==> run A <==
Design AHB2CAN_top, start of the top module:
module AHB2CAN_top
(
	input logic HCLK, HRESETn, HWRITE, HSEL,
	input logic [31:0] HADDR, HWDATA,
	input logic [1:0] HTRANS,
	input logic [2:0] HBURST, HSIZE,
	output logic [31:0] HRDATA,
	output logic HRESP, HREADYOUT,
	input logic rx_data,
	output logic tx_data
);
Settings: LEC_CHECK=0, CAP_MARGIN=10, CORE_ASPECT_RATIO=1.86, CORE_MARGIN=2, CORE_UTILIZATION=38, CTS_CLUSTER_SIZE=66, MAX_ROUTING_LAYER=met5, MIN_ROUTING_LAYER=met1, PLACE_DENSITY_LB_ADDON=0.11, SETUP_SLACK_MARGIN=1.17, SLEW_MARGIN=20; clock period 8.5 ns.
run.sh (not shown) runs the stock make flow with config.mk's settings and CLKGATE_MAP_FILE=.
==> inputs of run Z, as changes to run A <==
- CAP_MARGIN: 10 -> 20
- CORE_ASPECT_RATIO: 1.86 -> not set
- CORE_UTILIZATION: 38 -> 72
- CTS_CLUSTER_SIZE: 66 -> 10
- HOLD_SLACK_MARGIN: not set -> 0.29
- MAX_ROUTING_LAYER: met5 -> not set
- MIN_ROUTING_LAYER: met1 -> not set
- PLACE_DENSITY_LB_ADDON: 0.11 -> 0.2
- SETUP_SLACK_MARGIN: 1.17 -> 0.46
==> flow/constraint.sdc (replaced) <==
create_clock -name core_clock -period 1.72 [get_ports {HCLK}]
set_input_delay 0.3440 -clock core_clock [delete_from_list [all_inputs] [get_ports {HCLK}]]
set_output_delay 0.3440 -clock core_clock [all_outputs]
set_load 0.01 [all_outputs]
==> inputs of run B, as changes to run A <==
- CAP_MARGIN: 10 -> 5
- CORE_ASPECT_RATIO: 1.86 -> not set
- CORE_UTILIZATION: 38 -> 72
- CTS_CLUSTER_SIZE: 66 -> 86
- MAX_ROUTING_LAYER: met5 -> not set
- MIN_ROUTING_LAYER: met1 -> not set
- PLACE_DENSITY: not set -> 0.66
- PLACE_DENSITY_LB_ADDON: 0.11 -> not set
- SETUP_SLACK_MARGIN: 1.17 -> 1.25
==> flow/constraint.sdc (replaced) <==
create_clock -name core_clock -period 4.95 [get_ports {HCLK}]
set_input_delay 0.9900 -clock core_clock [delete_from_list [all_inputs] [get_ports {HCLK}]]
set_output_delay 0.9900 -clock core_clock [all_outputs]
set_load 0.01 [all_outputs]
==> inputs of run F, as changes to run A <==
- CAP_MARGIN: 10 -> 20
- CORE_ASPECT_RATIO: 1.86 -> not set
- CORE_UTILIZATION: 38 -> 40
- CTS_CLUSTER_SIZE: 66 -> not set
- MAX_ROUTING_LAYER: met5 -> not set
- MIN_ROUTING_LAYER: met1 -> met2
- PLACE_DENSITY_LB_ADDON: 0.11 -> not set
- SETUP_SLACK_MARGIN: 1.17 -> 1.73
==> flow/constraint.sdc (replaced) <==
create_clock -name core_clock -period 10.0 [get_ports {HCLK}]
set_input_delay 2.0000 -clock core_clock [delete_from_list [all_inputs] [get_ports {HCLK}]]
set_output_delay 2.0000 -clock core_clock [all_outputs]
set_load 0.01 [all_outputs]
==> results.json <==
{
  "clk_pin_slew_ps": 60,
  "path_buffers": 2,
  "grt_util_met3_pct": 3.652,
  "n_all_buffers": 131,
  "ctsHoldBuffers": 0,
  "outcome": "timing/DRC/antenna clean",
  "p_switching_w": 0.001681,
  "p_seq_w": 0.00354,
  "arrival_ps": 5780
}
That was run A.
==> results.json <==
{
  "ctsHoldBuffers": 6,
  "firstError": "[ERROR GRT-0232] Routing congestion too high. Check the congestion heatmap in the GUI.",
  "grt_util_met3_pct": 80.20,
  "yosysTopAreaCell": "dfxtp_1",
  "haltStage": "5_1_grt",
  "outcome": "did not finish"
}
That was run Z.
==> results.json <==
{
  "p_switching_w": 0.001522,
  "outcome": "complete, but fails checks",
  "grt_util_met3_pct": 44.28,
  "n_all_buffers": 127,
  "ctsHoldBuffers": 0,
  "edf_count": 0,
  "violatedChecks": "DRC",
  "path_buffers": 1,
  "arrival_ps": 6410,
  "p_seq_w": 0.00301,
  "clk_pin_slew_ps": 60,
  "drc": 4
}
That was run F.
==> results.json <==
{
  "ctsHoldBuffers": 0,
  "grt_util_met3_pct": 10.67,
  "n_all_buffers": 253,
  "detail-route-antenna-nets": 0,
  "p_leak_nw": 14.23,
  "arrival_ps": 3900,
  "clk_pin_slew_ps": 70,
  "outcome": "timing/DRC/antenna clean"
}
That was run B.
